Setup of oak:
Design alu, start of the top module:
module alu(input read,write,dig1,dig2,dig3,dig4,rst,clk,rev,exec,sign, output o1,o2,o3,o4, output [0:6] bcd);
export LEC_CHECK = 0
export CAP_MARGIN = 20
export CORE_MARGIN = 2
export CORE_UTILIZATION = 40
export GPL_ROUTABILITY_DRIVEN = 0
export GPL_TIMING_DRIVEN = 0
export SLEW_MARGIN = 20
create_clock -name core_clock -period 10.0 [get_ports {clk}]
run.sh (not shown) runs the stock make flow with config.mk's settings and CLKGATE_MAP_FILE=.
oak completed; timing, DRC and antenna clean
Modified inputs, pine compared to oak
Settings: SETUP_SLACK_MARGIN now 1.34, previously not set; CTS_CLUSTER_SIZE now 13, previously not set; CORE_UTILIZATION now 72, was 40; GPL_ROUTABILITY_DRIVEN no longer set, was 0; PLACE_DENSITY_LB_ADDON now 0.12, previously not set; ABC_AREA now 1, previously not set; GPL_TIMING_DRIVEN no longer set, was 0; the clock period (ns, I/O delays scaled along) now 4.6, was 10.0.
--- outcome ---
- [pine] flow finished | final checks: failed | reasons: setup timing
- oak did not stop at any stage, and its layout met the timing, DRC and antenna checks.
- Average detailed-routed wire length per instance, pine and oak: larger value in oak
- In pine, the shortest period the worst path allows came out 1.54 ns below the value in oak.
- Taking oak as the reference point, the final-report setup violation count of pine rises by 15.
- [compare] base=oak new=pine: post-synthesis net count higher, critical path depth went down.
#### Input delta (birch over pine)
Settings: an added MAX_ROUTING_LAYER of met4; a change of ABC_AREA from 1 to 0; a change of PLACE_DENSITY_LB_ADDON from 0.12 to 0.03.
Findings:
- No final results exist for birch, since it was stopped by error GRT-0116 during global routing.
- birch: die span in x is about 0.7% lower than what pine reported.
- birch vs. pine: count of placed standard cells including taps down 19%; number of instances in the synthesized netlist down 1505; die area down 1.4%; setup fix buffers added after clock tree synthesis up 160%; number of buffers added by the clock tree synthesis step down 1.
- The netlist area before placement of birch falls short of that of pine by 1.4%.
- Compared with pine, chip area estimate from yosys synthesis in birch decreased slightly.
- Relative to pine, floorplan die height has decreased by about 0.7% in birch.
- Diff pine -> birch: multiplexer fraction of the synthesized cell area moved up; final RePlAce weighted congestion moved down.
diff inputs: birch => maple
Settings: MAX_ROUTING_LAYER no longer set, was met4; CTS_CLUSTER_SIZE no longer set, was 13; ABC_AREA no longer set, was 0; CORE_UTILIZATION now 35, was 72; SETUP_SLACK_MARGIN no longer set, was 1.34; PLACE_DENSITY_LB_ADDON no longer set, was 0.03; the clock period (ns, I/O delays scaled along) now 10.5, was 4.6.
Results
Summary of maple over birch: number of cell rows has increased, die footprint has increased, height of the chip has increased.
In maple the total placed instance area turned out about 6% lower than in birch.
From birch to maple the numbers moved as follows: placed cell count went up 11%, area of the core region now larger, detailed placement HPWL now smaller.
maple ended with every stage complete and zero timing, DRC or antenna violations.
Setup changes, maple to cedar
Settings: changing CORE_UTILIZATION from 35 to 72; changing the clock period (ns, I/O delays scaled along) from 10.5 to 4.48.
[summary]
- Stage in which a tool error killed cedar: global routing.
- Compared with maple, in cedar number of cells after detailed placement now smaller, overall die area decreased by 74000 sq um relative to the old numbers, overall die width went down, number of setup buffers added after CTS went up.
- From cedar to maple, number of cells in the yosys synthesis report did not move at all.
- cedar vs maple, number of buffers created by CTS went down by 4.
- Per the comparison of cedar with maple, number of distinct library cells after synthesis barely changed, area after detailed placement climbed about 7%.
- Changes observed in cedar relative to maple: post-DP HPWL has increased, mean post-synth cell area held.

* * *

run A:
alu again, from the RTL that the note above started with.
Settings: LEC_CHECK=0, CAP_MARGIN=20, CORE_MARGIN=2, CORE_UTILIZATION=40, CTS_CLUSTER_DIAMETER=149, GPL_ROUTABILITY_DRIVEN=0, GPL_TIMING_DRIVEN=1, HOLD_SLACK_MARGIN=0.01, SLEW_MARGIN=20; clock period 10.0 ns.
Modified inputs, run B compared to run A
# run A
export LEC_CHECK = 0
export CAP_MARGIN = 20
export CORE_MARGIN = 2
export CORE_UTILIZATION = 40
export CTS_CLUSTER_DIAMETER = 149
export GPL_ROUTABILITY_DRIVEN = 0
export GPL_TIMING_DRIVEN = 1
export HOLD_SLACK_MARGIN = 0.01
export SLEW_MARGIN = 20
create_clock -name core_clock -period 10.0 [get_ports {clk}]
# run B
export LEC_CHECK = 0
export CAP_MARGIN = 20
export CORE_MARGIN = 2
export CORE_UTILIZATION = 70
export PLACE_DENSITY_LB_ADDON = 0.0
export SLEW_MARGIN = 20
create_clock -name core_clock -period 5.86 [get_ports {clk}]
### Flow results
Run A: full flow OK, the timing, DRC and antenna checks passed
Although it ran to completion, run B produced a layout that fails the final checks because of setup timing.
Post-route fraction of the period consumed by the critical path: lower on run A
Reported for run A and run B, number of logic gates turned out identical to the last digit.
[compare] base=run A new=run B: post-route worst hold slack has increased, arrival time reported for the critical path endpoint has decreased, setup slack has decreased.
For run C, these inputs were changed with respect to run B:
# run B
export LEC_CHECK = 0
export CAP_MARGIN = 20
export CORE_MARGIN = 2
export CORE_UTILIZATION = 70
export PLACE_DENSITY_LB_ADDON = 0.0
export SLEW_MARGIN = 20
create_clock -name core_clock -period 5.86 [get_ports {clk}]
# run C
export LEC_CHECK = 0
export ABC_AREA = 1
export CAP_MARGIN = 20
export CORE_MARGIN = 2
export CORE_UTILIZATION = 72
export CTS_CLUSTER_SIZE = 72
export HOLD_SLACK_MARGIN = 0.29
export PLACE_DENSITY_LB_ADDON = 0.0
export SETUP_SLACK_MARGIN = 1.64
export SLEW_MARGIN = 20
create_clock -name core_clock -period 5.8 [get_ports {clk}]
==> comparison <==
Run B finished all stages; however, its layout fails the closing checks, the failures being setup timing.
Run C: all stages done; final checks FAILED (setup timing).
What run C reported for power has to be multiplied by 0.930 to get the figure for run B.
Going from run B to run C, the global-route usage was found to have gone down by 6.6 points.
Relative to run B, run C degrades worst hold slack.
Against run B, final period demand of the worst path in run C came out better.
Against run B, run C comes in about 6% lower on number of signal-net buffers in the layout.
Input changes introduced in run D (baseline for comparison: run C):
# run C
export LEC_CHECK = 0
export ABC_AREA = 1
export CAP_MARGIN = 20
export CORE_MARGIN = 2
export CORE_UTILIZATION = 72
export CTS_CLUSTER_SIZE = 72
export HOLD_SLACK_MARGIN = 0.29
export PLACE_DENSITY_LB_ADDON = 0.0
export SETUP_SLACK_MARGIN = 1.64
export SLEW_MARGIN = 20
create_clock -name core_clock -period 5.8 [get_ports {clk}]
# run D
export LEC_CHECK = 0
export CAP_MARGIN = 20
export CORE_MARGIN = 2
export CORE_UTILIZATION = 45
export SLEW_MARGIN = 20
create_clock -name core_clock -period 8.04 [get_ports {clk}]
Results
Both conditions hold for run D: the flow ran to the end and the final layout passed the timing, DRC and antenna checks.
Clock network latency to the later pin of the worst-skew pair ended up 0.02 ns lower on run D than on run C.
Run C -> run D: final area decreased by a few percent
Between run C and run D, the cell count went down.
Met1 track demand over resource in global routing: run D vs run C down 19 points
Worst stage delay on the critical path was lower in run C than in run D.
Compared with run C, run D shows a higher number of fillers in the final layout.
Run D ended with less global-route met3 utilization than run C.
Layout buffer count excluding clock buffers (lower): run D
No activity file was given, so power comes from the tool's default toggle rates.
